Design agc_ref_correction, start of the top module:
module agc_ref_correction(
	input signed [11:0] ip_data, 
	input ip_clock,
	input ip_reset, 
	output [11:0] op_data
);
Size in the first run: ~2200 cells after synthesis, roughly 460 flip-flops.
clock: 6.07 ns
lec_check: 0
abc_area: 0
cap_margin: 40
cell_pad_in_sites_global_placement: 2
core_margin: 2
core_utilization: 61
min_routing_layer: met2
place_density: 0.93
setup_slack_margin: 1.37
slew_margin: 20
run.sh (not shown) runs the stock make flow with config.mk's settings and CLKGATE_MAP_FILE=.
The baseline produced a layout that fails on DRC, setup timing.
==> next run, changes <==
- ABC_AREA: 0 -> 1
- CAP_MARGIN: 40 -> 20
- CELL_PAD_IN_SITES_GLOBAL_PLACEMENT: 2 -> default
- CORE_UTILIZATION: 61 -> 72
- MIN_ROUTING_LAYER: met2 -> default
- PLACE_DENSITY: 0.93 -> default
- PLACE_DENSITY_LB_ADDON: default -> 0.01
- SETUP_SLACK_MARGIN: 1.37 -> default
- clock period: 6.07 -> 6.24 ns (I/O delays scaled with it)
What happened: This time the run finished but failed the layout checks on setup timing; wire length climbs by 21%; fmax climbs by 9.6%; final area climbs by 1.1%; critical path depth drops by 5.
==> next run, changes <==
- CTS_CLUSTER_DIAMETER: default -> 103
- SETUP_SLACK_MARGIN: default -> -0.28
- clock period: 6.24 -> 5.66 ns (I/O delays scaled with it)
Result:
- The changed run ran to the end with violations: setup timing
- worst setup slack loses 0.63 ns
- worst hold slack improved by 0.0033 ns
==> next run, changes <==
- CTS_CLUSTER_DIAMETER: 103 -> default
- PLACE_DENSITY: default -> 0.6
- PLACE_DENSITY_LB_ADDON: 0.01 -> default
- SETUP_SLACK_MARGIN: -0.28 -> default
- clock period: 5.66 -> 4.44 ns (I/O delays scaled with it)
Result: The changed run finished but failed the layout checks on setup timing. Hold slack degrades by 0.0083 ns. Global-route usage came out higher by 2.3 points. Die size does not change. Via count came out higher by 5.3%. Worst setup slack degrades by 1.2 ns. Cell count came out higher by 3.1%. Design area came out higher by 4.5%.
==> next run, changes <==
- CTS_CLUSTER_SIZE: default -> 14
- PLACE_DENSITY: 0.6 -> default
- PLACE_DENSITY_LB_ADDON: default -> 0.08
- clock period: 4.44 -> 6.0 ns (I/O delays scaled with it)
Effect: The changed run completed, yet does not pass: setup timing. Final cell count drops by a few percent. Fmax climbs slightly. Design area drops by a few percent. Register-to-register slack gains 1.7 ns. Clock-buffer cell count climbs by 1. Die size stays the same.

agc_ref_correction again, from the RTL that the note above started with.
clock: 5.28 ns
lec_check: 0
cap_margin: 20
core_margin: 2
core_utilization: 50
cts_cluster_size: 43
setup_slack_margin: 0.07
slew_margin: 20
The starting point completed and failed the layout checks on negative setup slack.
Next try:
CORE_UTILIZATION = 44   (was 50)
CTS_CLUSTER_SIZE = unset   (was 43)
PLACE_DENSITY = 0.6   (was unset)
SETUP_SLACK_MARGIN = unset   (was 0.07)
clock period = 5.67 ns   (was 5.28 ns; I/O delays follow)
Outcome:
- The new run completed, yet does not pass: negative setup slack
- count of clock-buffer cells in the layout went up by 7
- via count rose slightly
- clock skew goes down by 0.011 ns
- design area falls slightly
- sequential cell count is unchanged
- routed wire length went up by a little under a tenth
- non-clock buffer count falls by 36
- setup slack improved by 0.43 ns
Next try:
CORE_UTILIZATION = 67   (was 44)
clock period = 7.19 ns   (was 5.67 ns; I/O delays follow)
The new run finished with negative setup slack left.
Clock skew is lower by 0.013 ns.
Hold slack is about the same.
Clock-buffer cell count is lower by 4.
Die area is lower by 34%.
Next try:
CORE_UTILIZATION = 53   (was 67)
clock period = 7.98 ns   (was 7.19 ns; I/O delays follow)
=> The changed run went through all stages and came out clean. Area after synthesis does not change. Wire length went down by 1.7%. Final cell count went up by 3.7%. Worst setup slack gets better by 0.60 ns. Via count went down by 1.8%. Worst hold slack hardly moves.
Next try:
ABC_AREA = 1   (was unset)
CORE_UTILIZATION = 72   (was 53)
PLACE_DENSITY = unset   (was 0.6)
PLACE_DENSITY_LB_ADDON = 0.01   (was unset)
SETUP_SLACK_MARGIN = 1.17   (was unset)
clock period = 4.44 ns   (was 7.98 ns; I/O delays follow)
Outcome: This time the run finished but fails on negative setup slack. Routed wire length rose by about 60%. Register-to-register slack loses 3.1 ns. Final cell count went up by 14%. Synthesized area goes up by 3.6%. Synthesized cell count is higher by 17%. Worst setup slack got worse by 3.1 ns. Sequential cell count stays the same.

Starting RTL as in the previous note.
make LEC_CHECK=0 CAP_MARGIN=20 CORE_MARGIN=2 CORE_UTILIZATION=61 SETUP_SLACK_MARGIN=0.07 SLEW_MARGIN=20 finish   # period 5.28 ns
The starting point produced a layout that fails on negative setup slack.
Edit:
CORE_UTILIZATION = 40   (was 61)
PLACE_DENSITY = 0.6   (was not set)
SETUP_SLACK_MARGIN = not set   (was 0.07)
clock period = 9.98 ns   (was 5.28 ns; I/O delays follow)
Now the flow produced a clean layout.
Wire length shrinks by 1.6%.
Final area shrinks by 4.3%.
Setup slack improved by 4.1 ns.
Synthesized area stays the same.
Via count went down by 4.8%.
Maximum frequency came out lower by 7.5%.
Hold slack hardly moves.
Global-route usage shrinks by 8.7 points.
Utilization decreases by 27 points.
Final cell count rises by 4.5%.
Edit:
ABC_AREA = 1   (was not set)
CORE_UTILIZATION = 72   (was 40)
PLACE_DENSITY = not set   (was 0.6)
PLACE_DENSITY_LB_ADDON = 0.01   (was not set)
SETUP_SLACK_MARGIN = 1.88   (was not set)
clock period = 7.19 ns   (was 9.98 ns; I/O delays follow)
Result: The changed run completed without violations. Via count grows by about 16%. Utilization rises by 37 points. Non-clock buffer count rises by 22. Global-route usage increases by 15 points. Design area rose by 3.7%. Setup slack loses 1.7 ns. Worst hold slack degrades by 0.0051 ns. Die area fell by about 40%. Routed wire length goes up by 16%. Synthesized area went up by about 3.6%.
Edit:
GPL_ROUTABILITY_DRIVEN = 0   (was not set)
SETUP_SLACK_MARGIN = 1.29   (was 1.88)
clock period = 4.44 ns   (was 7.19 ns; I/O delays follow)
The new run reached the layout checks and failed them: negative setup slack. Cell count grows by 7.5%. Clock skew went down by 0.012 ns. First-iteration DRC count came out higher by 24%.
Edit:
ABC_AREA = not set   (was 1)
CORE_UTILIZATION = 40   (was 72)
GPL_ROUTABILITY_DRIVEN = not set   (was 0)
PLACE_DENSITY = 0.6   (was not set)
PLACE_DENSITY_LB_ADDON = not set   (was 0.01)
SETUP_SLACK_MARGIN = not set   (was 1.29)
clock period = 7.98 ns   (was 4.44 ns; I/O delays follow)
What happened:
- The new run completed without violations
- sequential share of layout area came out higher by 4.1 points
- cell count went down by a few percent
- global-route usage decreases by 19 points
- worst setup slack gains 2.8 ns
- via count came out lower by a quarter to a third
- routed wire length fell by a quarter to a third
- utilization went down by 44 points
- clock skew stays flat
Edit:
CORE_UTILIZATION = 70   (was 40)
clock period = 6.04 ns   (was 7.98 ns; I/O delays follow)
Now the flow finished but fails on negative setup slack.
Clock-buffer cell count came out lower by 3.
Sequential share of layout area came out lower by 0.79 points.
Routed wire length came out higher by a few percent.
First-iteration DRC count came out higher by a few percent.
Worst setup slack is worse by 1.6 ns.
Die area came out lower by well over a third.
Global-route usage came out higher by 13 points.

## run A
Starting RTL as in the previous note.
Settings: LEC_CHECK=0, ABC_AREA=1, CAP_MARGIN=20, CELL_PAD_IN_SITES_DETAIL_PLACEMENT=1, CELL_PAD_IN_SITES_GLOBAL_PLACEMENT=1, CORE_ASPECT_RATIO=1.31, CORE_MARGIN=2, CORE_UTILIZATION=25, CTS_CLUSTER_SIZE=62, MAX_ROUTING_LAYER=met4, MIN_ROUTING_LAYER=met2, PLACE_DENSITY_LB_ADDON=0.27, SETUP_SLACK_MARGIN=2.04, SLEW_MARGIN=20, TNS_END_PERCENT=10; clock period 9.01 ns.
Input-level comparison between run B and run A:
diff --git a/flow/config.mk b/flow/config.mk
--- a/flow/config.mk
+++ b/flow/config.mk
@@ -11 +10,0 @@
-export CELL_PAD_IN_SITES_GLOBAL_PLACEMENT = 1
@@ -14 +13 @@
-export CORE_UTILIZATION = 25
+export CORE_UTILIZATION = 32
@@ -17 +16 @@
-export MIN_ROUTING_LAYER = met2
+export MIN_ROUTING_LAYER = met1
==> results <==
The core outline area number comes out lower for run B vs run A. Run B reports its most utilized layer in the global route result as met2 while run A reports met3. Changes observed in run B relative to run A: flop share of the area rose 0.81 points; die size has decreased. Run B vs. run A: final net count flat. Worst setup slack after layout: higher on run A. Run B went all the way through synthesis, placement and routing and the layout is clean on timing, DRC and antenna. Run A finished every step from synthesis to the final layout, and the layout passed the timing, design-rule and antenna checks.
#### Input delta (run C over run B)
==> flow/config.mk <==
export PLATFORM = sky130hd
export DESIGN_NAME = agc_ref_correction
export DESIGN_NICKNAME = agc_ref_correction
export VERILOG_FILES = /design/flow/design.v
export SDC_FILE = /design/flow/constraint.sdc
export NUM_CORES = 4
export LEC_CHECK = 0
export CAP_MARGIN = 20
export CORE_MARGIN = 2
export CORE_UTILIZATION = 40
export PLACE_DENSITY = 0.6
export SLEW_MARGIN = 20
==> flow/constraint.sdc <==
create_clock -name core_clock -period 10.0 [get_ports {ip_clock}]
set_input_delay 2.0000 -clock core_clock [delete_from_list [all_inputs] [get_ports {ip_clock}]]
set_output_delay 2.0000 -clock core_clock [all_outputs]
set_load 0.01 [all_outputs]
Results
The higher synthesized chip area reported by yosys came out of run B.
Diff run B and run C: layout clock buffer count lower in run B
Between run B and run C, the final core utilization is lower for run B.
The global-route usage of run C exceeds that of run B by 0.69 points.
Sort run B and run C by global-route wire length before repair desc -> top: run B
From run B to run C the numbers moved as follows: total of plain and repair buffers excluding clock buffers went up, first-iteration DRC count went up.
Critical path depth (run C over run B): increase, about 11%
Here is what was changed in the inputs of run D compared with run C.
diff --git a/flow/config.mk b/flow/config.mk
--- a/flow/config.mk
+++ b/flow/config.mk
@@ -8,2 +8,4 @@
-export CAP_MARGIN = 20
-export CORE_MARGIN = 2
+export CAP_MARGIN = 15
+export CELL_PAD_IN_SITES_DETAIL_PLACEMENT = 2
+export CELL_PAD_IN_SITES_GLOBAL_PLACEMENT = 2
+export CORE_MARGIN = 4
@@ -11 +13,4 @@
-export PLACE_DENSITY = 0.6
+export CTS_CLUSTER_SIZE = 37
+export GPL_TIMING_DRIVEN = 0
+export MAX_ROUTING_LAYER = met4
+export PLACE_DENSITY_LB_ADDON = 0.08
Results
Run C was smaller in final cell area than run D. Against run C, run D reports a x dimension of the die that is higher. Max required time of the critical path across run C and run D: run D. NOTE global-route wire length before repair run C->run D increased by more than 10%. Looking at total of clock buffers placed in the layout across run C and run D, the one that comes out higher is run C. Relative to run C, met2 routing resource usage after global routing increased by 6.4 points in run D. Run C has lower ratio of final minimum period to clock period than run D. On number of vias per cell after detailed routing: run D sits above run C. Relative to run C, the first-iteration detailed-routing DRC count of run D is lower by 78. Run D falls short of run C in routed wire length.
